==> flow/run.sh <==
#!/bin/bash
# the make line also repeats each setting of config.mk as NAME=value (left out here)
make -C /OpenROAD-flow-scripts/flow DESIGN_CONFIG=/design/flow/config.mk WORK_HOME=/design/flow/orfs CLKGATE_MAP_FILE= finish
==> flow/config.mk <==
export PLATFORM = sky130hd
export DESIGN_NAME = alu16_top
export DESIGN_NICKNAME = alu16_top
export VERILOG_FILES = /design/flow/design.v
export SDC_FILE = /design/flow/constraint.sdc
export NUM_CORES = 4
export LEC_CHECK = 0
export ABC_AREA = 1
export CAP_MARGIN = 20
export CORE_MARGIN = 2
export CORE_UTILIZATION = 72
export CTS_CLUSTER_DIAMETER = 392
export CTS_CLUSTER_SIZE = 100
export SETUP_SLACK_MARGIN = -0.29
export SLEW_MARGIN = 20
==> flow/constraint.sdc <==
create_clock -name core_clock -period 2.94 [get_ports {clk}]
set_input_delay 0.5880 -clock core_clock [delete_from_list [all_inputs] [get_ports {clk}]]
set_output_delay 0.5880 -clock core_clock [all_outputs]
set_load 0.01 [all_outputs]
==> flow/design.v <==
module alu16_top(clk, valA, valB, aluop, sub, lr, cc, result);
	input clk;
	input [15:0] valA, valB;
	input [3:0] aluop;
	input sub, lr;
	output reg [3:0] cc;
	output reg [15:0] result;
	reg [15:0] a_q, b_q;
	reg [3:0] op_q;
	reg sub_q, lr_q;
	wire [3:0] cc_w;
	wire [15:0] result_w;
	ALU alu(.valA(a_q), .valB(b_q), .aluop(op_q), .sub(sub_q), .lr(lr_q), .cc(cc_w), .result(result_w));
	always @(posedge clk) begin
		a_q <= valA;
		b_q <= valB;
		op_q <= aluop;
		sub_q <= sub;
		lr_q <= lr;
		cc <= cc_w;
		result <= result_w;
	end
endmodule

module PG_Gen(A, B, P, G);
	input A, B;
	output P, G;
	assign P = A ^ B;  
	assign G = A & B;  
endmodule
module black_cell(Pin1, Pin2, Gin1, Gin2, P, G);
	input Pin1, Pin2, Gin1, Gin2;
	output P, G;
	assign P = Pin1 & Pin2;
	assign G = Gin2 | (Pin2 & Gin1);
endmodule
module Carry_Gen(P, G, Cin, Cout);
	input P, G, Cin;
	output Cout;
	assign Cout = G | (P & Cin);
endmodule
module KSA(A, B, Cin, Sum, Cout);
	input [15:0] A, B;
	input Cin;
	output [15:0] Sum;
	output Cout;
	wire [15:0] P_st_1, G_st_1, P_A, G_A, P_B, G_B, P_C, G_C, P_D, G_D, P_E, G_E;
	wire [16:1] Carry;
	PG_Gen PG_Gen0(.A(A[0]), .B(B[0]), .P(P_st_1[0]), .G(G_st_1[0]));
	PG_Gen PG_Gen1(.A(A[1]), .B(B[1]), .P(P_st_1[1]), .G(G_st_1[1]));
	PG_Gen PG_Gen2(.A(A[2]), .B(B[2]), .P(P_st_1[2]), .G(G_st_1[2]));
	PG_Gen PG_Gen3(.A(A[3]), .B(B[3]), .P(P_st_1[3]), .G(G_st_1[3]));
	PG_Gen PG_Gen4(.A(A[4]), .B(B[4]), .P(P_st_1[4]), .G(G_st_1[4]));
	PG_Gen PG_Gen5(.A(A[5]), .B(B[5]), .P(P_st_1[5]), .G(G_st_1[5]));
	PG_Gen PG_Gen6(.A(A[6]), .B(B[6]), .P(P_st_1[6]), .G(G_st_1[6]));
	PG_Gen PG_Gen7(.A(A[7]), .B(B[7]), .P(P_st_1[7]), .G(G_st_1[7]));
	PG_Gen PG_Gen8(.A(A[8]), .B(B[8]), .P(P_st_1[8]), .G(G_st_1[8]));
	PG_Gen PG_Gen9(.A(A[9]), .B(B[9]), .P(P_st_1[9]), .G(G_st_1[9]));
	PG_Gen PG_Gen10(.A(A[10]), .B(B[10]), .P(P_st_1[10]), .G(G_st_1[10]));
	PG_Gen PG_Gen11(.A(A[11]), .B(B[11]), .P(P_st_1[11]), .G(G_st_1[11]));
	PG_Gen PG_Gen12(.A(A[12]), .B(B[12]), .P(P_st_1[12]), .G(G_st_1[12]));
	PG_Gen PG_Gen13(.A(A[13]), .B(B[13]), .P(P_st_1[13]), .G(G_st_1[13]));
	PG_Gen PG_Gen14(.A(A[14]), .B(B[14]), .P(P_st_1[14]), .G(G_st_1[14]));
	PG_Gen PG_Gen15(.A(A[15]), .B(B[15]), .P(P_st_1[15]), .G(G_st_1[15]));
	black_cell BC_A0(.Pin2(P_st_1[0]), .Gin2(G_st_1[0]), .Pin1(1'b0), .Gin1(Cin), .P(P_A[0]), .G(G_A[0]));
	black_cell BC_A1(.Pin2(P_st_1[1]), .Gin2(G_st_1[1]), .Pin1(P_st_1[0]), .Gin1(G_st_1[0]), .P(P_A[1]), .G(G_A[1]));
	black_cell BC_A2(.Pin2(P_st_1[2]), .Gin2(G_st_1[2]), .Pin1(P_st_1[1]), .Gin1(G_st_1[1]), .P(P_A[2]), .G(G_A[2]));
	black_cell BC_A3(.Pin2(P_st_1[3]), .Gin2(G_st_1[3]), .Pin1(P_st_1[2]), .Gin1(G_st_1[2]), .P(P_A[3]), .G(G_A[3]));
	black_cell BC_A4(.Pin2(P_st_1[4]), .Gin2(G_st_1[4]), .Pin1(P_st_1[3]), .Gin1(G_st_1[3]), .P(P_A[4]), .G(G_A[4]));
	black_cell BC_A5(.Pin2(P_st_1[5]), .Gin2(G_st_1[5]), .Pin1(P_st_1[4]), .Gin1(G_st_1[4]), .P(P_A[5]), .G(G_A[5]));
	black_cell BC_A6(.Pin2(P_st_1[6]), .Gin2(G_st_1[6]), .Pin1(P_st_1[5]), .Gin1(G_st_1[5]), .P(P_A[6]), .G(G_A[6]));
	black_cell BC_A7(.Pin2(P_st_1[7]), .Gin2(G_st_1[7]), .Pin1(P_st_1[6]), .Gin1(G_st_1[6]), .P(P_A[7]), .G(G_A[7]));
	black_cell BC_A8(.Pin2(P_st_1[8]), .Gin2(G_st_1[8]), .Pin1(P_st_1[7]), .Gin1(G_st_1[7]), .P(P_A[8]), .G(G_A[8]));
	black_cell BC_A9(.Pin2(P_st_1[9]), .Gin2(G_st_1[9]), .Pin1(P_st_1[8]), .Gin1(G_st_1[8]), .P(P_A[9]), .G(G_A[9]));
	black_cell BC_A10(.Pin2(P_st_1[10]), .Gin2(G_st_1[10]), .Pin1(P_st_1[9]), .Gin1(G_st_1[9]), .P(P_A[10]), .G(G_A[10]));
	black_cell BC_A11(.Pin2(P_st_1[11]), .Gin2(G_st_1[11]), .Pin1(P_st_1[10]), .Gin1(G_st_1[10]), .P(P_A[11]), .G(G_A[11]));
	black_cell BC_A12(.Pin2(P_st_1[12]), .Gin2(G_st_1[12]), .Pin1(P_st_1[11]), .Gin1(G_st_1[11]), .P(P_A[12]), .G(G_A[12]));
	black_cell BC_A13(.Pin2(P_st_1[13]), .Gin2(G_st_1[13]), .Pin1(P_st_1[12]), .Gin1(G_st_1[12]), .P(P_A[13]), .G(G_A[13]));
	black_cell BC_A14(.Pin2(P_st_1[14]), .Gin2(G_st_1[14]), .Pin1(P_st_1[13]), .Gin1(G_st_1[13]), .P(P_A[14]), .G(G_A[14]));
	black_cell BC_A15(.Pin2(P_st_1[15]), .Gin2(G_st_1[15]), .Pin1(P_st_1[14]), .Gin1(G_st_1[14]), .P(P_A[15]), .G(G_A[15]));
	black_cell BC_B1(.Pin2(P_A[1]), .Gin2(G_A[1]), .Pin1(1'b0), .Gin1(Cin), .P(P_B[1]), .G(G_B[1]));
	black_cell BC_B2(.Pin2(P_A[2]), .Gin2(G_A[2]), .Pin1(P_A[0]), .Gin1(G_A[0]), .P(P_B[2]), .G(G_B[2]));
	black_cell BC_B3(.Pin2(P_A[3]), .Gin2(G_A[3]), .Pin1(P_A[1]), .Gin1(G_A[1]), .P(P_B[3]), .G(G_B[3]));
	black_cell BC_B4(.Pin2(P_A[4]), .Gin2(G_A[4]), .Pin1(P_A[2]), .Gin1(G_A[2]), .P(P_B[4]), .G(G_B[4]));
	black_cell BC_B5(.Pin2(P_A[5]), .Gin2(G_A[5]), .Pin1(P_A[3]), .Gin1(G_A[3]), .P(P_B[5]), .G(G_B[5]));
	black_cell BC_B6(.Pin2(P_A[6]), .Gin2(G_A[6]), .Pin1(P_A[4]), .Gin1(G_A[4]), .P(P_B[6]), .G(G_B[6]));
	black_cell BC_B7(.Pin2(P_A[7]), .Gin2(G_A[7]), .Pin1(P_A[5]), .Gin1(G_A[5]), .P(P_B[7]), .G(G_B[7]));
	black_cell BC_B8(.Pin2(P_A[8]), .Gin2(G_A[8]), .Pin1(P_A[6]), .Gin1(G_A[6]), .P(P_B[8]), .G(G_B[8]));
	black_cell BC_B9(.Pin2(P_A[9]), .Gin2(G_A[9]), .Pin1(P_A[7]), .Gin1(G_A[7]), .P(P_B[9]), .G(G_B[9]));
	black_cell BC_B10(.Pin2(P_A[10]), .Gin2(G_A[10]), .Pin1(P_A[8]), .Gin1(G_A[8]), .P(P_B[10]), .G(G_B[10]));
	black_cell BC_B11(.Pin2(P_A[11]), .Gin2(G_A[11]), .Pin1(P_A[9]), .Gin1(G_A[9]), .P(P_B[11]), .G(G_B[11]));
	black_cell BC_B12(.Pin2(P_A[12]), .Gin2(G_A[12]), .Pin1(P_A[10]), .Gin1(G_A[10]), .P(P_B[12]), .G(G_B[12]));
	black_cell BC_B13(.Pin2(P_A[13]), .Gin2(G_A[13]), .Pin1(P_A[11]), .Gin1(G_A[11]), .P(P_B[13]), .G(G_B[13]));
	black_cell BC_B14(.Pin2(P_A[14]), .Gin2(G_A[14]), .Pin1(P_A[12]), .Gin1(G_A[12]), .P(P_B[14]), .G(G_B[14]));
	black_cell BC_B15(.Pin2(P_A[15]), .Gin2(G_A[15]), .Pin1(P_A[13]), .Gin1(G_A[13]), .P(P_B[15]), .G(G_B[15]));
	black_cell BC_C3(.Pin2(P_B[3]), .Gin2(G_B[3]), .Pin1(1'b0), .Gin1(Cin), .P(P_C[3]), .G(G_C[3]));
	black_cell BC_C4(.Pin2(P_B[4]), .Gin2(G_B[4]), .Pin1(P_A[0]), .Gin1(G_A[0]), .P(P_C[4]), .G(G_C[4]));
	black_cell BC_C5(.Pin2(P_B[5]), .Gin2(G_B[5]), .Pin1(P_B[1]), .Gin1(G_B[1]), .P(P_C[5]), .G(G_C[5]));
	black_cell BC_C6(.Pin2(P_B[6]), .Gin2(G_B[6]), .Pin1(P_B[2]), .Gin1(G_B[2]), .P(P_C[6]), .G(G_C[6]));
	black_cell BC_C7(.Pin2(P_B[7]), .Gin2(G_B[7]), .Pin1(P_B[3]), .Gin1(G_B[3]), .P(P_C[7]), .G(G_C[7]));
	black_cell BC_C8(.Pin2(P_B[8]), .Gin2(G_B[8]), .Pin1(P_B[4]), .Gin1(G_B[4]), .P(P_C[8]), .G(G_C[8]));
	black_cell BC_C9(.Pin2(P_B[9]), .Gin2(G_B[9]), .Pin1(P_B[5]), .Gin1(G_B[5]), .P(P_C[9]), .G(G_C[9]));
	black_cell BC_C10(.Pin2(P_B[10]), .Gin2(G_B[10]), .Pin1(P_B[6]), .Gin1(G_B[6]), .P(P_C[10]), .G(G_C[10]));
	black_cell BC_C11(.Pin2(P_B[11]), .Gin2(G_B[11]), .Pin1(P_B[7]), .Gin1(G_B[7]), .P(P_C[11]), .G(G_C[11]));
	black_cell BC_C12(.Pin2(P_B[12]), .Gin2(G_B[12]), .Pin1(P_B[8]), .Gin1(G_B[8]), .P(P_C[12]), .G(G_C[12]));
	black_cell BC_C13(.Pin2(P_B[13]), .Gin2(G_B[13]), .Pin1(P_B[9]), .Gin1(G_B[9]), .P(P_C[13]), .G(G_C[13]));
	black_cell BC_C14(.Pin2(P_B[14]), .Gin2(G_B[14]), .Pin1(P_B[10]), .Gin1(G_B[10]), .P(P_C[14]), .G(G_C[14]));
	black_cell BC_C15(.Pin2(P_B[15]), .Gin2(G_B[15]), .Pin1(P_B[11]), .Gin1(G_B[11]), .P(P_C[15]), .G(G_C[15]));
	black_cell BC_D7(.Pin2(P_C[7]), .Gin2(G_C[7]), .Pin1(1'b0), .Gin1(Cin), .P(P_D[7]), .G(G_D[7]));
	black_cell BC_D8(.Pin2(P_C[8]), .Gin2(G_C[8]), .Pin1(P_A[0]), .Gin1(G_A[0]), .P(P_D[8]), .G(G_D[8]));
	black_cell BC_D9(.Pin2(P_C[9]), .Gin2(G_C[9]), .Pin1(P_B[1]), .Gin1(G_B[1]), .P(P_D[9]), .G(G_D[9]));
	black_cell BC_D10(.Pin2(P_C[10]), .Gin2(G_C[10]), .Pin1(P_B[2]), .Gin1(G_B[2]), .P(P_D[10]), .G(G_D[10]));
	black_cell BC_D11(.Pin2(P_C[11]), .Gin2(G_C[11]), .Pin1(P_C[3]), .Gin1(G_C[3]), .P(P_D[11]), .G(G_D[11]));
	black_cell BC_D12(.Pin2(P_C[12]), .Gin2(G_C[12]), .Pin1(P_C[4]), .Gin1(G_C[4]), .P(P_D[12]), .G(G_D[12]));
	black_cell BC_D13(.Pin2(P_C[13]), .Gin2(G_C[13]), .Pin1(P_C[5]), .Gin1(G_C[5]), .P(P_D[13]), .G(G_D[13]));
	black_cell BC_D14(.Pin2(P_C[14]), .Gin2(G_C[14]), .Pin1(P_C[6]), .Gin1(G_C[6]), .P(P_D[14]), .G(G_D[14]));
	black_cell BC_D15(.Pin2(P_C[15]), .Gin2(G_C[15]), .Pin1(P_C[7]), .Gin1(G_C[7]), .P(P_D[15]), .G(G_D[15]));
	black_cell BC_E15(.Pin2(P_D[15]), .Gin2(G_D[15]), .Pin1(1'b0), .Gin1(Cin), .P(P_E[15]), .G(G_E[15]));
	Carry_Gen carry_1(.P(P_A[0]), .G(G_A[0]), .Cin(Cin), .Cout(Carry[1]));
	Carry_Gen carry_2(.P(P_B[1]), .G(G_B[1]), .Cin(Cin), .Cout(Carry[2]));
	Carry_Gen carry_3(.P(P_B[2]), .G(G_B[2]), .Cin(Cin), .Cout(Carry[3]));
	Carry_Gen carry_4(.P(P_C[3]), .G(G_C[3]), .Cin(Cin), .Cout(Carry[4]));
	Carry_Gen carry_5(.P(P_C[4]), .G(G_C[4]), .Cin(Cin), .Cout(Carry[5]));
	Carry_Gen carry_6(.P(P_C[5]), .G(G_C[5]), .Cin(Cin), .Cout(Carry[6]));
	Carry_Gen carry_7(.P(P_C[6]), .G(G_C[6]), .Cin(Cin), .Cout(Carry[7]));
	Carry_Gen carry_8(.P(P_D[7]), .G(G_D[7]), .Cin(Cin), .Cout(Carry[8]));
	Carry_Gen carry_9(.P(P_D[8]), .G(G_D[8]), .Cin(Cin), .Cout(Carry[9]));
	Carry_Gen carry_10(.P(P_D[9]), .G(G_D[9]), .Cin(Cin), .Cout(Carry[10]));
	Carry_Gen carry_11(.P(P_D[10]), .G(G_D[10]), .Cin(Cin), .Cout(Carry[11]));
	Carry_Gen carry_12(.P(P_D[11]), .G(G_D[11]), .Cin(Cin), .Cout(Carry[12]));
	Carry_Gen carry_13(.P(P_D[12]), .G(G_D[12]), .Cin(Cin), .Cout(Carry[13]));
	Carry_Gen carry_14(.P(P_D[13]), .G(G_D[13]), .Cin(Cin), .Cout(Carry[14]));
	Carry_Gen carry_15(.P(P_D[14]), .G(G_D[14]), .Cin(Cin), .Cout(Carry[15]));
	Carry_Gen carry_16(.P(P_D[15]), .G(G_D[15]), .Cin(Cin), .Cout(Carry[16]));
	assign Sum[0] = Cin ^ P_st_1[0];
	assign Sum[1] = Carry[1] ^ P_st_1[1];
	assign Sum[2] = Carry[2] ^ P_st_1[2];
	assign Sum[3] = Carry[3] ^ P_st_1[3];
	assign Sum[4] = Carry[4] ^ P_st_1[4];
	assign Sum[5] = Carry[5] ^ P_st_1[5];
	assign Sum[6] = Carry[6] ^ P_st_1[6];
	assign Sum[7] = Carry[7] ^ P_st_1[7];
	assign Sum[8] = Carry[8] ^ P_st_1[8];
	assign Sum[9] = Carry[9] ^ P_st_1[9];
	assign Sum[10] = Carry[10] ^ P_st_1[10];
	assign Sum[11] = Carry[11] ^ P_st_1[11];
	assign Sum[12] = Carry[12] ^ P_st_1[12];
	assign Sum[13] = Carry[13] ^ P_st_1[13];
	assign Sum[14] = Carry[14] ^ P_st_1[14];
	assign Sum[15] = Carry[15] ^ P_st_1[15];
	assign Cout = Carry[16];
endmodule
module Shifter(shift, lr, in, out);
	input [3:0] shift;
	input lr;
	input [15:0] in;
	output [15:0] out;
	wire [15:0] st1, st2, st3;
	assign st1 = shift[0]? (lr? {in[14:0], 1'b0}:{in[15], in[15:1]}) : in[15:0];
	assign st2 = shift[1]? (lr? {st1[13:0], 2'b00}:{st1[15], st1[15], st1[15:2]}) : st1[15:0];
	assign st3 = shift[2]? (lr? {st2[11:0], 4'b0000}:{st2[15], st2[15], st2[15], st2[15], st2[15:4]}) : st2[15:0];
	assign out = shift[3]? 
	(lr? {st3[7:0], 8'b00000000}:{st3[15], st3[15], st3[15], st3[15], st3[15], st3[15], st3[15], st3[15], st3[15:8]}) : st3[15:0];
endmodule
module LShifter(shift, lr, in, out);
	input [3:0] shift;
	input lr;
	input [15:0] in;
	output [15:0] out;
	wire [15:0] st1, st2, st3;
	assign st1 = shift[0]? (lr? {in[14:0], 1'b0}:{1'b0, in[15:1]}) : in[15:0];
	assign st2 = shift[1]? (lr? {st1[13:0], 2'b00}:{2'b00, st1[15:2]}) : st1[15:0];
	assign st3 = shift[2]? (lr? {st2[11:0], 4'b0000}:{4'b0000, st2[15:4]}) : st2[15:0];
	assign out = shift[3]? 
	(lr? {st3[7:0], 8'b00000000}:{8'b00000000, st3[15:8]}) : st3[15:0];
endmodule
module Rotator(shift, lr, in, out);
	input [3:0] shift;
	input lr;
	input [15:0] in;
	output [15:0] out;
	wire [15:0] st1, st2, st3;
	assign st1 = shift[0]? (lr? {in[14:0], in[15]}:{in[0], in[15:1]}) : in[15:0];
	assign st2 = shift[1]? (lr? {st1[13:0], st1[15:14]}:{st1[1:0], st1[15:2]}) : st1[15:0];
	assign st3 = shift[2]? (lr? {st2[11:0], st2[15:12]}:{st2[3:0], st2[15:4]}) : st2[15:0];
	assign out = shift[3]? (lr? {st3[7:0], st3[15:8]}:{st3[7:0], st3[15:8]}) : st3[15:0];
endmodule
module ALU(valA, valB, aluop, sub, lr, cc, result);
	input [15:0] valA;
	input [15:0] valB;
	input [3:0] aluop;  
	input sub;  
	input lr;  
	output [3:0] cc;  
	output [15:0] result;
	wire [15:0] and16b, or16b, not16b, xor16b, ashift_out, lshift_out, rotate_out, add_out, svalB, result;  
	wire shift_co, add_co;
	wire [3:0] cc;
	wire N, Z, C, V;  
	assign and16b = valA & valB;
	assign or16b = valA | valB;
	assign not16b = ~valA;
	assign xor16b = valA ^ valB;
	Shifter arith_shifter(.shift(valB[3:0]), .lr(lr), .in(valA), .out(ashift_out));  
	LShifter logic_shifter(.shift(valB[3:0]), .lr(lr), .in(valA), .out(lshift_out));  
	Rotator rotator(.shift(valB[3:0]), .lr(lr), .in(valA), .out(rotate_out));
	assign svalB = sub ? ~valB : valB;
	KSA ksadder(.A(valA), .B(svalB), .Cin(sub), .Sum(add_out), .Cout(add_co));
	assign result = 
		(aluop == 4'b0000) ? add_out :  
		(aluop == 4'b0001) ? ashift_out :  
		(aluop == 4'b0010) ? lshift_out :  
		(aluop == 4'b0011) ? rotate_out :  
		(aluop == 4'b0100) ? and16b :  
		(aluop == 4'b0101) ? or16b :  
		(aluop == 4'b0110) ? not16b :  
		(aluop == 4'b0111) ? xor16b :  
		16'b0;  
	assign N = result[15];  
	assign Z = ~|result;  
	assign C = (aluop == 4'b0000) & add_co;  
	assign V = ((aluop == 4'b0001) | (aluop == 4'b0010) | (aluop == 4'b0011)) ? 
					lr & (valA > result) : 1'b0;
	assign cc = {N, Z, C, V};
endmodule
==> results of run 1 <==
[through the flow]
step,power [mW],util,std cells,instance area (um^2)
after detailed placement,2.167,0.9146,1219,7440
after floorplan,1.595,-,975,6012
after global placement,2.060,0.9146,1219,7440
==> notes.md, run 1 <==
Quick summary of the implementation run below.

The run stopped with a tool error. Per the run summary, the flow got no further than 4_1_cts. The first error in the log reads "[ERROR DPL-0038] Utilization greater than 100%, impossible to legalize".

The half-perimeter wire length after placement came out at 19310 um. The number of instances in the synthesized netlist is 975. For this run, the chip area from Yosys synthesis comes to 6011 um^2. Counting distinct cell types in the post-synthesis netlist gives 41. Of the synthesized area, sequential elements account for 0.1898.

After synthesis, the mean cell area works out to 6.165 um^2. The chip occupies 9095 um^2. The post-placement setup slack came out at -0.7698 ns. The count of port buffers added during placement came out at 58. The compound-gate portion of the synthesized area came out at 0.1205. The number of nets handed over by synthesis was 1078.

The die width is 95.37 um. Counting instances in the post-synthesis netlist gives the leading cell types as 307 x nand2_1, 119 x nand3_1, 105 x inv_1, 64 x ha_1, 57 x dfxtp_1. The number of placement rows is 33. The fraction of registers with async set/reset is 0.

The biggest combinational cell group after synthesis is simple AND/OR/NAND/NOR gates. The simple-gate area share of the yosys netlist came out at 0.4240. The most common cell in the synthesized netlist is nand2_1. The xor/xnor share of the synthesized area is 0.02331. According to the floorplan report, the die height is 95.37 um. The post-synth design cell area came out at 6011 um^2.

For reference, the mux area share after synthesis is 0. The final weighted congestion in routability-driven placement is 1.069. The area of the placeable core came out at 8134 um^2. Of the total synthesized cell area, the portion taken by full adders, half adders and majority gates is 0.1332.

The cell type with the largest total area is nand2_1. The share of the core area taken by cells at floorplan is 0.7390. The number of cell instances after yosys synthesis came out at 975.

During I/O placement, the number of pins put on the boundary was 59. Per the synth stats, the flop cell with the highest instance count is dfxtp_1. After synthesis, the cell types taking the most area are nand2_1 19%, dfxtp_1 19%, ha_1 13%. The synthesized design contains 0 enable-type register cells. The fraction of post-synthesis cell area in the top cell type by area came out at 0.1917. The count of warnings emitted by yosys came out at 1. The synthesized design contains 57 register bits.
==> run 2: changes to the inputs <==
CAP_MARGIN = 10   (was 20)
CTS_CLUSTER_DIAMETER = 199   (was 392)
CTS_CLUSTER_SIZE = 98   (was 100)
PLACE_DENSITY = 0.4   (was default)
SETUP_SLACK_MARGIN = 0.11   (was -0.29)
clock period = 3.62 ns   (was 2.94 ns; I/O delays follow)
==> notes.md, run 2 <==
Quick summary of the implementation run below.

Buffers inserted during clock tree synthesis total 9. The compound-gate portion of the synthesized area is 0.1205 (unchanged). The vertical die size came to 95.37 um (unchanged). The count of warnings emitted by yosys came out at 1 (unchanged).

The number of cell instances after yosys synthesis is 975 (unchanged). The number of levels the H-tree was split into came out at 3. The yosys-reported design area after synthesis is 6011 um^2 (unchanged). Progress stopped at 5_1_grt. The clock sink total came out at 57.

Of all cell types, the one taking the most synthesized area is nand2_1. The run stopped with a tool error. The I/O pin total is 59 (unchanged). The post-synthesis cell type count came out at 41 (unchanged). The count of hold buffers inserted by post-cts repair came out at 0.

The post-synth tally of flip-flops with integrated enable came out at 0 (unchanged). The first error in the log reads "[ERROR GRT-0232] Routing congestion too high. Check the congestion heatmap in the GUI". The global-route usage over all layers came out at 0.7008. The simple-gate area share of the yosys netlist came out at 0.4240 (unchanged).

The mux contribution to synthesized area is 0 (unchanged). The root buffer cell chosen for the clock tree is clkbuf_8. The fraction of post-synthesis cell area in the top cell type by area came out at 0.1917 (unchanged). The main flop type is dfxtp_1. The area enclosed by the die boundary came out at 9095 um^2 (unchanged). The half-perimeter wire length after placement came out at 15600 um (-19%). The sequential fraction of the synthesis area came out at 0.1898 (unchanged).

The number of instances in the synthesized netlist came to 975 (unchanged). The number of placement rows is 33 (unchanged). The total grt overflow is 4. The starting utilization of the core area is 0.7390 (unchanged). The xor/xnor share of the synthesized area is 0.02331 (unchanged).

The final weighted congestion in routability-driven placement came out at 1.119 (+4.7%). The cell with the most instances after synthesis is nand2_1. The fraction of registers with async set/reset was 0 (unchanged). The post-synth design cell area came out at 6011 um^2 (unchanged). Ranked by instance count, the synthesized netlist is headed by 307 x nand2_1, 119 x nand3_1, 105 x inv_1, 64 x ha_1, 57 x dfxtp_1. The post-CTS repair timing setup buffer count came out at 0. The area of the placeable core is 8134 um^2 (unchanged). The synthesized netlist net count is 1078 (unchanged). The synthesis-stage register bit count came out at 57 (unchanged). The die width came out at 95.37 um (unchanged).

The count of port buffers added during placement came to 58 (unchanged). The maximum number of buffers from clock root to sink came out at 2. The mean cell area of the mapped netlist is 6.165 um^2 (unchanged). The area share of fa/ha/maj cells after synthesis came out at 0.1332 (unchanged). By area the synthesized netlist is led by nand2_1 19%, dfxtp_1 19%, ha_1 13%.

The biggest combinational cell group after synthesis is simple AND/OR/NAND/NOR gates.
[run 2: repair_timing]
action,CTS
pin swaps,1
gates resized,8
endpoints found under the setup margin,1
[run 2: per-layer routing]
layer  GRT overflow  track usage
met1              0       0.7300
met3              0       0.5051
met2              3       0.8662
met4              1       0.6643
met5              0       0.3214
[run 2: through the flow]
step | instances | area (um^2) | setup WS, ns | hold slack (ns) | utilization
floorplan | 975 | 6011 | 0.1929 | 0.5424 | -
CTS | 1135 | 6887 | 0.1126 | 0.7078 | 0.8466
global placement | 1119 | 6664 | 0.2614 | 0.6730 | 0.8193
detailed placement | 1119 | 6664 | 0.04759 | 0.7014 | 0.8193
==> run 3: changes to the inputs <==
ABC_AREA = default   (was 1)
CAP_MARGIN = 20   (was 10)
CORE_UTILIZATION = 57   (was 72)
CTS_CLUSTER_DIAMETER = default   (was 199)
CTS_CLUSTER_SIZE = default   (was 98)
PLACE_DENSITY = default   (was 0.4)
SETUP_SLACK_MARGIN = -0.33   (was 0.11)
clock period = 3.19 ns   (was 3.62 ns; I/O delays follow)
==> notes.md, run 3 <==
Main metrics from the flow reports.

The run finished, with violations left. The run did not pass the layout checks because of setup timing. The number of maximum-capacitance violations recorded for the run is 0. The share of total power dissipated in the clock network is 0.293. The combinational power share came out at 0.483.

The clock latency at the later pin of the worst-skew pair is 0.35 ns. The count of hold buffers inserted by post-cts repair came out at 0 (unchanged). Per report_power, the Combinational row totals 1.75 mW. The post-synth tally of flip-flops with integrated enable came out at 0 (unchanged). The I/O pin total came to 59 (unchanged). The number of cell instances after yosys synthesis is 854 (-12%). The number of placement rows is 39 (+18%).

The total stage count of the critical path came out at 20. The endpoint arrival time on the critical path is 4.35 ns. The mean cell area of the mapped netlist is 7.869 um^2 (+28%). The global-route usage over all layers came out at 0.4966.

The total via count after detailed routing came out at 9152. The antenna diode instance count came out at 0. Dividing the final minimum period by the clock period gives 1.292. The number of global-route vias before repair came out at 8855. The root buffer cell chosen for the clock tree is clkbuf_16. The clock sink total was 57 (unchanged).

The number of instances on the worst hold path is 1. The number of fill cells in the layout is 597. Dividing the detail-routed wire length by the instance count gives 26.54 um. Per STA, the library cell used most along the worst path is buf_4. The path with the worst hold slack has its endpoint at a_q[8]. The script extracted a total leakage power of 4.455 nW. The area share of fa/ha/maj cells after synthesis is 0.1192 (-0.01406). The launch point of the critical path was reported as b_q[0]. The final weighted congestion in routability-driven placement came to 1.311 (+17%). Looking at area per cell type in the netlist, the leader is dfxtp_1. Looking at the max-slew report, the worst-margin pin has a slew of 0.7865 ns. The largest net degree at the start of global routing came out at 42.

The synthesis-stage register bit count is 57 (unchanged). For reference, the most critical setup path is categorized as reg -> reg. The number of instances in the synthesized netlist is 854 (-12%).

Sequential cells consume a total of 0.814 mW. The largest share of the power goes to combinational logic. The flow reports power dissipated in the clock network as 1.06 mW. The internal portion of the total power is 2.249 mW. The startpoint kind of the worst setup timing path is a flip-flop. The headroom to the max-slew limit is 0.4708. The total detailed-routing wirelength is 33760 um.

The remaining number of nets flagged by the antenna check after routing came out at 0. The critical path's slowest stage uses the library cell dfxtp_4. Grouping stages by cell kind, the critical path spends the most delay in AND-OR/OR-AND gates.

The die width is 112.6 um (+18%). The number of levels the H-tree was split into came to 3 (unchanged). The number of standard cells in the layout, taps in and fillers out is 1272. The number of warning messages in the logs came out at 47.

The total power draw is 3.620 mW. Ranked by total cell area, the synthesized netlist is headed by dfxtp_1 17%, ha_1 12%, mux2i_1 6.3%. The number of nets in the final layout came out at 1227. The xor/xnor share of the synthesized area is 0.03649 (+0.01318).

After layout, the minimum clock period comes to 4.120 ns. The switching share of power is 0.3786. The final setup violation count is 2. The first global-routing pass estimated 48690 um of wire. The worst hold slack is 0.7163 ns. The area enclosed by the die boundary came out at 12670 um^2 (+39%). The count of port buffers added during placement was 58 (unchanged).

Compared with the post-synthesis result, the final layout area differs by 48.69%. The vertical die size is 112.6 um (+18%). The total grt overflow came out at 0. The number of antenna violations at the first check in global routing came to 2.

The number of iterations in the first detailed-routing pass came out at 13. STA reports the tightest min-delay check as being of type in -> reg. In the final report, the number of pins over their slew limit comes to 0. Setup repair after global routing could not meet its margin everywhere. Looking at hold timing, the worst path starts from valA[8]. The remaining design rule violation count is 0.

STA shows the worst reg2reg path with a cell count of 20. The required time at the endpoint of the critical path came out at 3.42 ns. The combined buffer and inverter count along the critical path is 7. The starting utilization of the core area is 0.5860 (-0.1529).

The destination of the worst register-to-register timing path is cc[0]. The simple-gate area share of the yosys netlist came out at 0.1661 (-0.2579). The mux contribution to synthesized area came out at 0.1195 (+0.1195). The flop-to-flop setup slack came out at -0.93 ns. STA classifies the critical path endpoint as a flip-flop. Looking at the reg2reg group, the worst path starts from b_q[0].

The number of DRC violations after detailed-routing iteration 0 is 1561. The post-synthesis cell type count is 84 (+100%). The peak supply drop is 0.4542 mV. The total CTS buffers is 9 (unchanged). The compound-gate portion of the synthesized area came to 0.2932 (+0.1727). The CTS tree is built. Looking at the cell usage after synthesis, the top flip-flop cell is dfxtp_1. The final-report hold violation count came out at 0.

The achievable clock frequency came out at 242.7 MHz. For reference, the top logic cell family by area is AND-OR/OR-AND gates. The maximum number of buffers from clock root to sink is 2 (unchanged). The post-route standard cell area excluding fillers came out at 9992 um^2. Listed in order, past its start point the critical path passes buf_12 -> xor2_1 -> ha_1 -> a21oi_4 -> o221ai_4 -> xnor2_2 -> o211ai_1 -> a21oi_1 -> o22ai_1 -> inv_1 -> ha_1 -> nand4_1 -> buf_4 -> buf_4 -> buf_4 -> buf_4 -> buf_4 -> nor4_1 -> or3_1 -> nor2_1. The largest driver fanout on the critical path came out at 15. Following the worst setup path forward leads to its endpoint at cc[0]. The post-placement setup slack came out at -0.8372 ns (-0.8848 ns). The cell count after placement came out at 1239 (+11%). The flow reported a cell area power density of 362.3 nW/um^2. The synthesized netlist net count came out at 957 (-11%). The delay of the slowest critical-path stage came out at 0.39 ns.

The yosys-reported design area after synthesis was 6720 um^2 (+12%). The count of warnings emitted by yosys was 1 (unchanged). The cell area after placement was 9082 um^2 (+36%). The detail-routed via count per cell is 7.195. The fraction of post-synthesis cell area in the top cell type by area is 0.1698 (-0.02191). The net switching power is 1.371 mW. The post-synth design cell area came to 6720 um^2 (+12%).

By instance count, the leading cell after synthesis is a21oi_1. In the synthesized netlist, the cells that appear most often are 67 x a21oi_1, 64 x ha_1, 64 x nor2_1, 63 x inv_1, 57 x dfxtp_1. The clock skew after layout is 0.006796 ns.

The sequential fraction of the synthesis area is 0.1698 (-0.02004). The part of the power in registers came out at 0.225. The clock transition at the registers of the reported paths came out at 0.06 ns. The area of the placeable core came out at 11470 um^2 (+41%).

The setup TNS after final layout came out at -1.384 ns. The half-perimeter wire length after placement is 22660 um (+45%). Measured on the finished design, the core utilization comes to 0.8714. The fraction of registers with async set/reset is 0 (unchanged). The least setup slack across all paths after layout is -0.9303 ns.
[run 3: layout make-up]
class / instances / area [um^2] / area share
Sequential cell: 57 / 1164 / 0.1165
Timing Repair Buffer: 332 / 2734 / 0.2736
Clock buffer: 9 / 225.2 / 0.02254
Tap cell: 143 / 178.9 / 0.01791
Inverter: 65 / 246.5 / 0.02467
Multi-Input combinational cell: 659 / 5350 / 0.5354
Clock inverter: 7 / 93.84 / 0.009391
[run 3: what timing repair did]
item                                    4_1_cts  5_1_grt
gates cloned                                  1        0
resized                                      54       42
endpoints found under the setup margin        1        2
buffers inserted                             15        3
pin swaps                                    35       18
[run 3: metal layers]
metal	vias to the layer above	share of wire	track usage
met5	-	0.0025	0.02745
met4	4	0.099	0.3350
met3	359	0.15	0.1955
met2	930	0.42	0.7449
met1	4139	0.33	0.5817
li1	3720	-	-
==> run 4: changes to the inputs <==
CAP_MARGIN = 15   (was 20)
CORE_UTILIZATION = 70   (was 57)
CTS_CLUSTER_DIAMETER = 246   (was default)
CTS_CLUSTER_SIZE = 37   (was default)
HOLD_SLACK_MARGIN = -0.08   (was default)
PLACE_DENSITY = 0.62   (was default)
SETUP_SLACK_MARGIN = default   (was -0.33)
TNS_END_PERCENT = 65   (was default)
clock period = 2.27 ns   (was 3.19 ns; I/O delays follow)
==> notes.md, run 4 <==
Quick summary of the implementation run below.

The fraction of registers with async set/reset is 0 (unchanged). The yosys-reported design area after synthesis came out at 6720 um^2 (unchanged). The I/O pin total came out at 59 (unchanged). The simple-gate area share of the yosys netlist is 0.1661 (unchanged). After synthesis, the cell types taking the most area are dfxtp_1 17%, ha_1 12%, mux2i_1 6.3%. The final weighted congestion in routability-driven placement is 1.363 (+3.9%). The number of placement rows came out at 35 (-10%).

The compound-gate portion of the synthesized area came to 0.2932 (unchanged). The synthesized netlist net count is 957 (unchanged). The synthesis run shows the most used standard cells to be 67 x a21oi_1, 64 x ha_1, 64 x nor2_1, 63 x inv_1, 57 x dfxtp_1. The area of the placeable core is 9284 um^2 (-19%). The count of warnings emitted by yosys is 1 (unchanged). The count of port buffers added during placement is 58 (unchanged). The flow did not finish. Among all cell types in the netlist, the one instantiated most often is a21oi_1. The fraction of post-synthesis cell area in the top cell type by area was 0.1698 (unchanged).

The mean cell area of the mapped netlist came out at 7.869 um^2 (unchanged). dfxtp_1 takes more of the synthesized area than any other cell. The vertical die size is 102.0 um (-9.4%). Among the non-sequential cells, AND-OR/OR-AND gates take the most area. The starting utilization of the core area is 0.7239 (+0.1378).

The most used flip-flop cell after synthesis is dfxtp_1. The sequential fraction of the synthesis area came to 0.1698 (unchanged). The synthesis-stage register bit count came to 57 (unchanged). The xor/xnor share of the synthesized area came to 0.03649 (unchanged). The flow halted during 3_5_place_dp. The number of instances in the synthesized netlist came out at 854 (unchanged). The area enclosed by the die boundary came out at 10400 um^2 (-18%).

The post-synthesis cell type count came out at 84 (unchanged). The die width came to 102.0 um (-9.4%). The post-synth tally of flip-flops with integrated enable came to 0 (unchanged). The number of cell instances after yosys synthesis is 854 (unchanged).

The area share of fa/ha/maj cells after synthesis was 0.1192 (unchanged). The post-synth design cell area came to 6720 um^2 (unchanged). The mux contribution to synthesized area is 0.1195 (unchanged). The first error in the log reads "[ERROR DPL-0038] Utilization greater than 100%, impossible to legalize".
run 4: per-stage QoR:
stage | power (mW) | worst slack, ns | cell area, um^2 | hold slack [ns]
2_1_floorplan | 2.256 | -1.554 | 6852 | 0.4817
3_3_place_gp | 3.140 | -1.567 | 9320 | 0.8022
==> run 5: changes to the inputs <==
ABC_AREA = 1   (was default)
CAP_MARGIN = 20   (was 15)
CORE_UTILIZATION = 72   (was 70)
CTS_CLUSTER_DIAMETER = 392   (was 246)
CTS_CLUSTER_SIZE = 100   (was 37)
HOLD_SLACK_MARGIN = default   (was -0.08)
PLACE_DENSITY = 0.36   (was 0.62)
SETUP_SLACK_MARGIN = 0.53   (was default)
TNS_END_PERCENT = default   (was 65)
clock period = 3.67 ns   (was 2.27 ns; I/O delays follow)
==> notes.md, run 5 <==
Quick summary of the implementation run below.

The compound-gate portion of the synthesized area is 0.1205 (-0.1727). The biggest combinational cell group after synthesis is simple AND/OR/NAND/NOR gates. The area share of fa/ha/maj cells after synthesis is 0.1332 (+0.01406). The fraction of registers with async set/reset is 0 (unchanged).

The number of levels the H-tree was split into came out at 3. The mux contribution to synthesized area is 0 (-0.1195). The largest total area in the synthesized netlist belongs to nand2_1. The starting utilization of the core area came out at 0.7390 (+0.01511). The simple-gate area share of the yosys netlist is 0.4240 (+0.2579). The main flop type is dfxtp_1. The area of the placeable core came out at 8134 um^2 (-12%). The area enclosed by the die boundary was 9095 um^2 (-13%).

The number of cell instances after yosys synthesis is 975 (+14%). The half-perimeter wire length after placement is 16280 um. The detailed placer reported the number of placed instances as 1121.

In the global route stage, overall resource usage came out at 0.8644. The number of placement rows is 33 (-5.7%). The post-synthesis cell type count came to 41 (-51%). For this run the aggregate overflow at the end of global routing stands at 281.

For reference, the top cells by area after synthesis are nand2_1 19%, dfxtp_1 19%, ha_1 13%. The count of warnings emitted by yosys is 1 (unchanged). The mean cell area of the mapped netlist is 6.165 um^2 (-22%). The yosys-reported design area after synthesis is 6011 um^2 (-11%). The run stopped with a tool error. The stage where the run ended is 5_1_grt. The fraction of post-synthesis cell area in the top cell type by area came out at 0.1917 (+0.02191).

The number of instances in the synthesized netlist came out at 975 (+14%). The post-synth tally of flip-flops with integrated enable came to 0 (unchanged). The xor/xnor share of the synthesized area came out at 0.02331 (-0.01318). The clock sink total came out at 57. Buffers inserted during clock tree synthesis total 9.

The synthesis-stage register bit count is 57 (unchanged). The vertical die size is 95.37 um (-6.5%). Among all cell types in the netlist, the one instantiated most often is nand2_1. The commonest cells after synthesis are 307 x nand2_1, 119 x nand3_1, 105 x inv_1, 64 x ha_1, 57 x dfxtp_1. The count of port buffers added during placement came out at 58 (unchanged). The die width is 95.37 um (-6.5%). The synthesized netlist net count came out at 1078 (+13%).

The maximum number of buffers from clock root to sink came out at 2. The sequential fraction of the synthesis area is 0.1898 (+0.02004). The first error in the log reads "[ERROR GRT-0232] Routing congestion too high. Check the congestion heatmap in the GUI". The I/O pin total came to 59 (unchanged).

In this run the clock root is driven by a clkbuf_8. The final weighted congestion in routability-driven placement was 1.119 (-18%). The post-synth design cell area came to 6011 um^2 (-11%).
==> run 5: metrics by stage <==
step,setup WS [ns],utilization,hold slack [ns],area [um^2]
after CTS,0.5138,0.8826,0.7201,7179
after detailed placement,0.04905,0.8231,0.7076,6695
after global placement,0.2349,0.8231,0.6763,6695
after floorplan,0.5970,-,0.5424,6018
==> run 5: layer usage <==
layer | track usage | GRT overflow
met2 | 1.061 | 186
met4 | 0.9583 | 84
met3 | 0.6814 | 4
met5 | 0.3810 | 0
met1 | 0.8153 | 7
==> run 5: timing repair <==
item	4_1_cts
pin swaps	22
setup endpoints to repair	1
hold buffers	0
setup buffers	16
resized	42
==> run 6: changes to the inputs <==
CAP_MARGIN = 10   (was 20)
CTS_CLUSTER_DIAMETER = default   (was 392)
CTS_CLUSTER_SIZE = 95   (was 100)
PLACE_DENSITY = default   (was 0.36)
SETUP_SLACK_MARGIN = 1.25   (was 0.53)
TNS_END_PERCENT = 15   (was default)
clock period = 4.29 ns   (was 3.67 ns; I/O delays follow)
==> notes.md, run 6 <==
Quick summary of the implementation run below.

The run stopped with a tool error. The stage where the run ended is 5_1_grt. The first error in the log reads "[ERROR GRT-0232] Routing congestion too high. Check the congestion heatmap in the GUI". The cell count after placement came out at 1108 (-1.2%).

The number of levels the H-tree was split into is 3 (unchanged). The simple-gate area share of the yosys netlist is 0.4240 (unchanged). The yosys-reported design area after synthesis came to 6011 um^2 (unchanged). The vertical die size came out at 95.37 um (unchanged). The area share of fa/ha/maj cells after synthesis was 0.1332 (unchanged). The starting utilization of the core area came out at 0.7390 (unchanged). The total CTS buffers came out at 9 (unchanged). Summed over all layers, the global routing overflow is 149. The area of the placeable core came to 8134 um^2 (unchanged). The I/O pin total is 59 (unchanged). The post-synth tally of flip-flops with integrated enable came out at 0 (unchanged). The cell area after placement came out at 6589 um^2 (-1.6%).

The clock sink total came out at 57 (unchanged). The synthesis stats list as the most numerous cell nand2_1. The mean cell area of the mapped netlist was 6.165 um^2 (unchanged). The xor/xnor share of the synthesized area is 0.02331 (unchanged). The count of port buffers added during placement came to 58 (unchanged).

The count of warnings emitted by yosys is 1 (unchanged). The fraction of registers with async set/reset came out at 0 (unchanged). The compound-gate portion of the synthesized area was 0.1205 (unchanged). The die width came out at 95.37 um (unchanged). Sorting the Yosys area breakdown by cell type puts at the top nand2_1.

The number of placement rows is 33 (unchanged). The number of instances in the synthesized netlist came to 975 (unchanged). The post-synth design cell area came out at 6011 um^2 (unchanged).

The fraction of post-synthesis cell area in the top cell type by area is 0.1917 (unchanged). The global-route usage over all layers came out at 0.8138. The half-perimeter wire length after placement is 15270 um (-6.2%). In the synthesized netlist the dominant register cell turns out to be dfxtp_1. The final weighted congestion in routability-driven placement was 1.139 (+1.8%). The maximum number of buffers from clock root to sink is 2 (unchanged). The area enclosed by the die boundary came out at 9095 um^2 (unchanged). The post-placement setup slack was 0.5457 ns (+0.4966 ns). The mux contribution to synthesized area was 0 (unchanged). Among the non-sequential cells, simple AND/OR/NAND/NOR gates take the most area.

The synthesized netlist net count came out at 1078 (unchanged). The number of cell instances after yosys synthesis is 975 (unchanged). The sequential fraction of the synthesis area came out at 0.1898 (unchanged).

Sorting the synthesized cells by how often they occur yields 307 x nand2_1, 119 x nand3_1, 105 x inv_1, 64 x ha_1, 57 x dfxtp_1. The synthesis report lists the most area-consuming cells as nand2_1 19%, dfxtp_1 19%, ha_1 13%. The synthesis-stage register bit count came to 57 (unchanged). The cell at the root of the clock tree is clkbuf_8. The count of hold buffers inserted by post-cts repair came out at 0 (unchanged). The post-synthesis cell type count is 41 (unchanged).
-- run 6: layer usage --
layer	overflow	track usage
met1	2	0.7883
met3	1	0.6237
met5	0	0.3274
met4	43	0.8845
met2	103	0.9988
-- run 6: repair_timing --
action	CTS
setup buffers	15
cloned	0
setup endpoints to repair	2
pin swaps	22
resized	58
==> run 7: changes to the inputs <==
CAP_MARGIN = 20   (was 10)
CORE_ASPECT_RATIO = 1.17   (was default)
CORE_UTILIZATION = 71   (was 72)
CTS_CLUSTER_DIAMETER = 47   (was default)
CTS_CLUSTER_SIZE = 25   (was 95)
GPL_ROUTABILITY_DRIVEN = 1   (was default)
MAX_ROUTING_LAYER = met4   (was default)
MIN_ROUTING_LAYER = met1   (was default)
PLACE_DENSITY_LB_ADDON = 0.27   (was default)
SETUP_SLACK_MARGIN = 0.44   (was 1.25)
TNS_END_PERCENT = default   (was 15)
clock period = 3.6 ns   (was 4.29 ns; I/O delays follow)
==> notes.md, run 7 <==
Quick summary of the implementation run below.

The clock sink total came to 57 (unchanged). The post-synth design cell area is 6011 um^2 (unchanged). The post-synthesis cell type count is 41 (unchanged). The total CTS buffers is 9 (unchanged). The flow did not finish. The count of hold buffers inserted by post-cts repair came out at 0 (unchanged). The half-perimeter wire length after placement came out at 15470 um (+1.3%).

The starting utilization of the core area came out at 0.7252 (-0.01372). The number of instances in the synthesized netlist is 975 (unchanged). The fraction of post-synthesis cell area in the top cell type by area is 0.1917 (unchanged).

The number of cell instances after yosys synthesis came to 975 (unchanged). The mean cell area of the mapped netlist came out at 6.165 um^2 (unchanged). CTS placed an instance of clkbuf_8 at the clock tree root. The final weighted congestion in routability-driven placement is 1.128 (-0.94%). The biggest combinational cell group after synthesis is simple AND/OR/NAND/NOR gates. The stage where the run ended is 5_1_grt. The tool reported: "[ERROR GRT-0232] Routing congestion too high. Check the congestion heatmap in the GUI".

The post-synth tally of flip-flops with integrated enable is 0 (unchanged). The area enclosed by the die boundary is 9220 um^2 (+1.4%). The number of levels the H-tree was split into was 3 (unchanged). The area of the placeable core is 8288 um^2 (+1.9%). The number of placement rows came out at 36 (+9.1%). The I/O pin total is 59 (unchanged). The mux contribution to synthesized area came to 0 (unchanged).

The vertical die size came to 103.5 um (+8.6%). The area share of fa/ha/maj cells after synthesis is 0.1332 (unchanged). The sequential fraction of the synthesis area came out at 0.1898 (unchanged). The synthesized netlist net count came to 1078 (unchanged).

The main flop type is dfxtp_1. The maximum number of buffers from clock root to sink came out at 2 (unchanged). Among all cell types in the netlist, the one instantiated most often is nand2_1. For reference, the top cells by count after synthesis are 307 x nand2_1, 119 x nand3_1, 105 x inv_1, 64 x ha_1, 57 x dfxtp_1.

The synthesis-stage register bit count is 57 (unchanged). The die width is 89.07 um (-6.6%). Summed over all instances, the cell type with the most area after synthesis is nand2_1. Yosys attributes the largest share of cell area to nand2_1 19%, dfxtp_1 19%, ha_1 13%. The count of port buffers added during placement came out at 58 (unchanged). The global-route usage over all layers came out at 0.7745.

The simple-gate area share of the yosys netlist came out at 0.4240 (unchanged). The compound-gate portion of the synthesized area is 0.1205 (unchanged). For this run the aggregate overflow at the end of global routing stands at 67. The yosys-reported design area after synthesis came out at 6011 um^2 (unchanged). The fraction of registers with async set/reset is 0 (unchanged). The xor/xnor share of the synthesized area came out at 0.02331 (unchanged). The count of warnings emitted by yosys is 1 (unchanged).
## run 7: timing repair
action,4_1_cts
endpoints found under the setup margin,1
pin swaps,11
buffers inserted,7
gates resized,36
## run 7: metrics by stage
step | util | setup slack [ns] | cell area (um^2) | instances | power, mW
floorplan | - | 0.4485 | 6015 | 975 | 1.303
global placement | 0.8157 | 0.2971 | 6760 | 1136 | 1.551
detailed placement | 0.8157 | 0.08258 | 6760 | 1136 | 1.582
CTS | 0.8649 | 0.4038 | 7168 | 1159 | 2.254
## run 7: layer usage
layer | GRT overflow | global-route usage
met1 | 2 | 0.7718
met2 | 39 | 0.9174
met3 | 1 | 0.5857
met5 | - | -
met4 | 25 | 0.7473
==> run 8: changes to the inputs <==
CAP_MARGIN = 0   (was 20)
MAX_ROUTING_LAYER = default   (was met4)
SETUP_SLACK_MARGIN = 0.45   (was 0.44)
SLEW_MARGIN = 30   (was 20)
==> notes.md, run 8 <==
Quick summary of the implementation run below.

The flow did not finish. Per the run summary, the flow got no further than 5_1_grt. The first error in the log reads "[ERROR GRT-0116] Global routing finished with congestion. Check the congestion regions in the DRC Viewer". The xor/xnor share of the synthesized area is 0.02331 (unchanged).

Grouping non-sequential cells by family puts the most area in simple AND/OR/NAND/NOR gates. The number of placement rows is 36 (unchanged). The maximum number of buffers from clock root to sink was 2 (unchanged). The yosys-reported design area after synthesis is 6011 um^2 (unchanged). The sequential fraction of the synthesis area is 0.1898 (unchanged). The area share of fa/ha/maj cells after synthesis was 0.1332 (unchanged).

The vertical die size was 103.5 um (unchanged). The simple-gate area share of the yosys netlist was 0.4240 (unchanged). Yosys attributes the largest share of cell area to nand2_1 19%, dfxtp_1 19%, ha_1 13%. Sorting the synthesis cell report by count puts at the top nand2_1. The total grt overflow is 3.

The mean cell area of the mapped netlist is 6.165 um^2 (unchanged). The synthesized netlist net count was 1078 (unchanged). The count of warnings emitted by yosys is 1 (unchanged). The area of the placeable core is 8288 um^2 (unchanged). By count the netlist is led by 307 x nand2_1, 119 x nand3_1, 105 x inv_1, 64 x ha_1, 57 x dfxtp_1.

The number of instances in the synthesized netlist is 975 (unchanged). The post-placement setup slack is 0.1495 ns (+0.06687 ns). The synthesis-stage register bit count is 57 (unchanged).

The clock sink total came out at 57 (unchanged). The starting utilization of the core area came out at 0.7252 (unchanged). The post-synth design cell area came out at 6011 um^2 (unchanged). The global-route usage over all layers came out at 0.5869. The area enclosed by the die boundary came out at 9220 um^2 (unchanged).

The count of port buffers added during placement came to 58 (unchanged). The mux contribution to synthesized area was 0 (unchanged). The fraction of post-synthesis cell area in the top cell type by area came out at 0.1917 (unchanged).

The main flop type is dfxtp_1. The number of levels the H-tree was split into was 3 (unchanged). The compound-gate portion of the synthesized area came to 0.1205 (unchanged). The die width came out at 89.07 um (unchanged).

CTS placed an instance of clkbuf_8 at the clock tree root. The post-synthesis cell type count came out at 41 (unchanged). The half-perimeter wire length after placement came out at 15420 um (-0.34%).

The biggest area contributor in the post-synthesis netlist is nand2_1. The number of cell instances after yosys synthesis is 975 (unchanged). The final weighted congestion in routability-driven placement came out at 1.140 (+1.1%). The total CTS buffers came out at 9 (unchanged). The post-synth tally of flip-flops with integrated enable came out at 0 (unchanged).

The fraction of registers with async set/reset is 0 (unchanged). The I/O pin total is 59 (unchanged).
## run 8: through the flow
stage | hold WS (ns) | utilization | total power [mW] | instances | cell area (um^2)
2_1_floorplan | 0.5424 | - | 1.305 | 975 | 6018
3_3_place_gp | 0.7064 | 0.8128 | 1.546 | 1134 | 6736
3_5_place_dp | 0.7555 | 0.8128 | 1.578 | 1134 | 6736
4_1_cts | 0.7920 | 0.8659 | 2.263 | 1165 | 7177
## run 8: routing by layer
layer | GRT overflow | global-route usage
met2 | 2 | 0.7926
met5 | 0 | 0
met1 | 0 | 0.6365
met4 | 1 | 0.5021
met3 | 0 | 0.3402
## run 8: repair_timing
item	4_1_cts
cloned	1
hold buffers	0
pin swaps	21
setup endpoints to repair	1
buffers inserted	14
gates resized	41
==> run 9: changes to the inputs <==
ABC_AREA = default   (was 1)
CAP_MARGIN = 20   (was 0)
CORE_ASPECT_RATIO = default   (was 1.17)
CORE_UTILIZATION = 68   (was 71)
CTS_CLUSTER_DIAMETER = 41   (was 47)
CTS_CLUSTER_SIZE = 40   (was 25)
GPL_ROUTABILITY_DRIVEN = default   (was 1)
MIN_ROUTING_LAYER = default   (was met1)
PLACE_DENSITY_LB_ADDON = default   (was 0.27)
SETUP_SLACK_MARGIN = -0.33   (was 0.45)
SLEW_MARGIN = 20   (was 30)
TNS_END_PERCENT = 45   (was default)
clock period = 4.0 ns   (was 3.6 ns; I/O delays follow)
==> notes.md, run 9 <==
Main metrics from the flow reports.

The layout checks failed on setup timing. The number of instances in the synthesized netlist was 854 (-12%). The area of the placeable core came out at 9684 um^2 (+17%).

The run finished, with violations left. The average wire per standard cell is 24.14 um. The total CTS buffers is 9 (unchanged). In this run the remaining antenna-violating nets after routing total 0. The clock period minus worst slack came out at 4.253 ns. The sequential fraction of the synthesis area came out at 0.1698 (-0.02004).

The internal power is 1.302 mW. The report gives the cell count of the worst hold path as 4. The power drawn by the sequential cells is 0.654 mW. STA classifies the critical path startpoint as a flip-flop. The startpoint of the worst-slack reg-to-reg timing path is lr_q. The area share of fa/ha/maj cells after synthesis came to 0.1192 (-0.01406). In this design, the critical path's most frequently occurring cell is a21o_1. The area enclosed by the die boundary is 10690 um^2 (+16%).

The clock power share is 0.232. The worst setup path is captured at a flip-flop. Summing over the stages, the warning tally comes to 44. The synthesis-stage register bit count was 57 (unchanged). The multi-input gate area in the final layout came out at 4972 um^2.

The required time at the endpoint of the critical path is 4.25 ns. The number of iterations in the first detailed-routing pass is 23. Looking at the group totals, the largest power group turns out to be combinational logic. The timing report shows that the slowest cell on the worst path is a311oi_1. The cell sitting at the root of the clock tree is a clkbuf_8.

Clock latency on the worst-skew pair, taken at its later pin, is 0.36 ns. The critical path goes through buf_4 -> nand2_1 -> a311oi_1 -> a311o_1 -> nor3_1 -> o221ai_1 -> inv_1 -> ha_1 -> a21o_1 -> a21o_1 -> a211o_1 -> a21o_1 -> a21o_1 -> a21oi_1 -> o21ai_0 -> a211oi_1 -> nor2_1. For the final database, setup skew stands at 0.01113 ns.

The synthesis run identifies the leading combinational cell family as AND-OR/OR-AND gates. Across all layers, the routed design uses 8006 vias. The number of fill cells in the layout came out at 623. The critical path in this run is classified as reg -> reg. The global-route usage over all layers came out at 0.5130. The largest net degree at the start of global routing came out at 40. Per STA, the highest per-stage delay on the worst path measures 0.58 ns.

The combined buffer and inverter count along the critical path is 2. The worst register-to-register path has a setup slack of -0.25 ns. The number of maximum-capacitance violations recorded for the run is 0. The simple-gate area share of the yosys netlist came out at 0.1661 (-0.2579). The CTS tree is built. The count of port buffers added during placement came out at 58 (unchanged).

The post-synth tally of flip-flops with integrated enable was 0 (unchanged). The number of placement rows is 36 (unchanged). The area growth from synthesis to layout came out at 21.15%. The mux contribution to synthesized area was 0.1195 (+0.1195). The main flop type is dfxtp_1. Looking at the worst setup and hold paths, the clock pins of their registers show a slew of 0.08 ns. The final cycle utilization of the critical path is 1.063. The vertical die size is 103.4 um (-0.11%). The endpoint of the worst hold path is reported as cc[1].

The switching share of power came out at 0.4076. The number of antenna violations at the first check in global routing is 0. The final-report hold violation count is 0. The combinational power share is 0.470. The fraction of registers with async set/reset is 0 (unchanged). For this run, the detailed router reports a per-instance via density of 7.291. Sorting the Yosys area breakdown by cell type puts at the top dfxtp_1. The synthesized netlist net count is 957 (-11%). For reference, the critical path is launched at lr_q. The least setup slack across all paths after layout came out at -0.2529 ns. The total grt overflow is 0. The synthesis report lists the most area-consuming cells as dfxtp_1 17%, ha_1 12%, mux2i_1 6.3%. The cell with the most instances after synthesis is a21oi_1. Per STA, the endpoint of the critical path is cc[0]. The maximum number of buffers from clock root to sink is 2 (unchanged). Power spread over the standard cell area amounts to 269.9 nW/um^2.

The worst reg2reg path depth came out at 17. The part of the power in registers came out at 0.298. The post-synth design cell area came out at 6720 um^2 (+12%). For the worst min-delay path, the startpoint reported by OpenROAD is b_q[15]. The number of levels the H-tree was split into is 3 (unchanged). The path type of the worst min-delay path is reg -> reg. The xor/xnor share of the synthesized area was 0.03649 (+0.01318). The yosys-reported design area after synthesis was 6720 um^2 (+12%).

The antenna diode instance count came out at 0. The number of global-route vias before repair is 7603. The number of cell instances after yosys synthesis came out at 854 (-12%). The total detailed-routing wirelength came out at 26500 um. Clock network power for this build is 0.510 mW. The I/O pin total is 59 (unchanged). In this run the critical register-to-register path is captured at cc[0]. The half-perimeter wire length after placement is 19740 um (+28%). VDD sags by at most 0.2693 mV.

The mean cell area of the mapped netlist came out at 7.869 um^2 (+28%). Across the whole layout, storage elements account for 1149 um^2. The achievable clock frequency is 235.1 MHz. The starting utilization of the core area came to 0.6939 (-0.03131). The first routing iteration left 1694 violations. The fraction of post-synthesis cell area in the top cell type by area was 0.1698 (-0.02191). The die width came to 103.4 um (+16%).

Data arrives at the worst endpoint at 4.51 ns. The cell family contributing the most delay on the critical path is AND-OR/OR-AND gates. The global-route wire length before repair came out at 41080 um. In this run the static leakage power is 3.519 nW. The post-synthesis cell type count is 84 (+100%). The final weighted congestion in routability-driven placement came out at 1.346 (+18%). The largest driver fanout on the critical path came out at 24. The count of hold buffers inserted by post-cts repair came out at 0 (unchanged).

The clock sink total came out at 57 (unchanged). The total stage count of the critical path is 17. Counting pins that exceed their max-slew limit in the final report gives 0. Yosys reports that the most numerous cell types are 67 x a21oi_1, 64 x ha_1, 64 x nor2_1, 63 x inv_1, 57 x dfxtp_1. The count of warnings emitted by yosys came out at 1 (unchanged). The total power draw is 2.197 mW. From the final report, the count of setup violators was given as 1.

The headroom to the max-slew limit is 0.2837. The pin closest to its max-slew limit shows a slew of 1.065 ns. Hold timing on the final database bottoms out at a slack of 0.8337 ns. The number of nets in the final layout is 1063. In this run, power in combinational logic comes to 1.03 mW.

The remaining design rule violation count is 0. The analysis attributes to net switching a power of 0.8957 mW. The compound-gate portion of the synthesized area came out at 0.2932 (+0.1727).
run 9: timing repair:
action | CTS | global route
hold endpoints to repair | 0 | 0
setup buffers | 0 | 0
resized | 0 | 7
setup endpoints to repair | 0 | 1
run 9: through the flow:
| step | setup TNS [ns] | instance area [um^2] | cells | setup slack, ns | util |
|---|---|---|---|---|---|
| floorplan | -0.1858 | 6720 | 854 | -0.1858 | - |
| global placement | 0 | 7925 | 1082 | 0.05584 | 0.8183 |
| detailed placement | -0.06763 | 7925 | 1082 | -0.06763 | 0.8183 |
| CTS | -0.1705 | 8104 | 1098 | -0.1705 | 0.8368 |
| global route | -0.3210 | 8142 | 1098 | -0.3112 | 0.8407 |
| finish | -0.2529 | 8142 | 1098 | -0.2529 | 0.8407 |
run 9: layer usage:
layer	GRT usage	share of wire
met1	0.6279	0.34
met2	0.7449	0.41
met3	0.2030	0.16
met4	0.3340	0.088
met5	0	0
run 9: layout make-up:
cell class	instances	area share
Multi-Input combinational cell	659	0.6107
Clock buffer	10	0.01690
Timing Repair Buffer	168	0.1758
Inverter	65	0.02997
Clock inverter	6	0.005071
Tap cell	133	0.02044
Sequential cell	57	0.1411
==> run 10: changes to the inputs <==
CORE_UTILIZATION = 72   (was 68)
PLACE_DENSITY_LB_ADDON = 0.25   (was default)
clock period = 4.13 ns   (was 4.0 ns; I/O delays follow)
==> notes.md, run 10 <==
Quick summary of the implementation run below.

The post-synthesis cell type count is 84 (unchanged). The total CTS buffers came out at 9 (unchanged). The mean cell area of the mapped netlist is 7.869 um^2 (unchanged).

The clock sink total came out at 57 (unchanged). The post-placement setup slack came to -0.02057 ns (+0.04706 ns). The total grt overflow is 2. The post-synth tally of flip-flops with integrated enable was 0 (unchanged). The number of placement rows is 35 (-2.8%). The maximum number of buffers from clock root to sink is 2 (unchanged). The area enclosed by the die boundary came out at 10120 um^2 (-5.3%). The final weighted congestion in routability-driven placement is 1.288 (-4.4%). The post-synth design cell area came to 6720 um^2 (unchanged). The fraction of registers with async set/reset came out at 0 (unchanged). The mux contribution to synthesized area is 0.1195 (unchanged). The fraction of post-synthesis cell area in the top cell type by area came out at 0.1698 (unchanged). The sequential fraction of the synthesis area is 0.1698 (unchanged). The post-CTS repair timing setup buffer count came out at 0 (unchanged).

The yosys-reported design area after synthesis came out at 6720 um^2 (unchanged). The starting utilization of the core area came out at 0.7342 (+0.04032). The area share of fa/ha/maj cells after synthesis came out at 0.1192 (unchanged).

The vertical die size is 100.6 um (-2.7%). The number of cell instances after yosys synthesis was 854 (unchanged). Yosys reports that the most numerous cell types are 67 x a21oi_1, 64 x ha_1, 64 x nor2_1, 63 x inv_1, 57 x dfxtp_1. The count of port buffers added during placement is 58 (unchanged). The number of levels the H-tree was split into came to 3 (unchanged). The count of warnings emitted by yosys came to 1 (unchanged). The synthesis-stage register bit count came to 57 (unchanged). The biggest area contributor in the post-synthesis netlist is dfxtp_1. In the synthesized netlist the dominant register cell turns out to be dfxtp_1.

The I/O pin total is 59 (unchanged). The compound-gate portion of the synthesized area came out at 0.2932 (unchanged). The xor/xnor share of the synthesized area came to 0.03649 (unchanged).

The tree is rooted in a clkbuf_8. The post-CTS resize count came out at 0 (unchanged). The tool reported: "[ERROR GRT-0232] Routing congestion too high. Check the congestion heatmap in the GUI". By area the synthesized netlist is led by dfxtp_1 17%, ha_1 12%, mux2i_1 6.3%.

The simple-gate area share of the yosys netlist is 0.1661 (unchanged). The stage where the run ended is 5_1_grt. After synthesis, the largest family of logic cells by area is AND-OR/OR-AND gates. The number of instances in the synthesized netlist is 854 (unchanged). The area of the placeable core is 9153 um^2 (-5.5%). The synthesized netlist net count is 957 (unchanged). In the post-synthesis netlist, the cell with the most instances is a21oi_1. The half-perimeter wire length after placement is 19730 um (about the same).

The die width came to 100.6 um (-2.7%). The count of hold buffers inserted by post-cts repair came out at 0 (unchanged). The global-route usage over all layers came out at 0.6735. The run stopped with a tool error.
## run 10: metal layers
metal / global-route usage / GRT overflow
met1: 0.6851 / 0
met2: 0.8292 / 1
met3: 0.5194 / 0
met4: 0.6554 / 1
met5: 0.2051 / 0
## run 10: stage by stage
step | utilization | std cells | cell area, um^2 | TNS (ns)
after CTS | 0.8675 | 1051 | 7940 | -0.1139
after detailed placement | 0.8437 | 1035 | 7722 | -0.02057
after global placement | 0.8437 | 1035 | 7722 | 0
after floorplan | - | 854 | 6720 | -0.05583
Power and IR drop assume default switching activity.
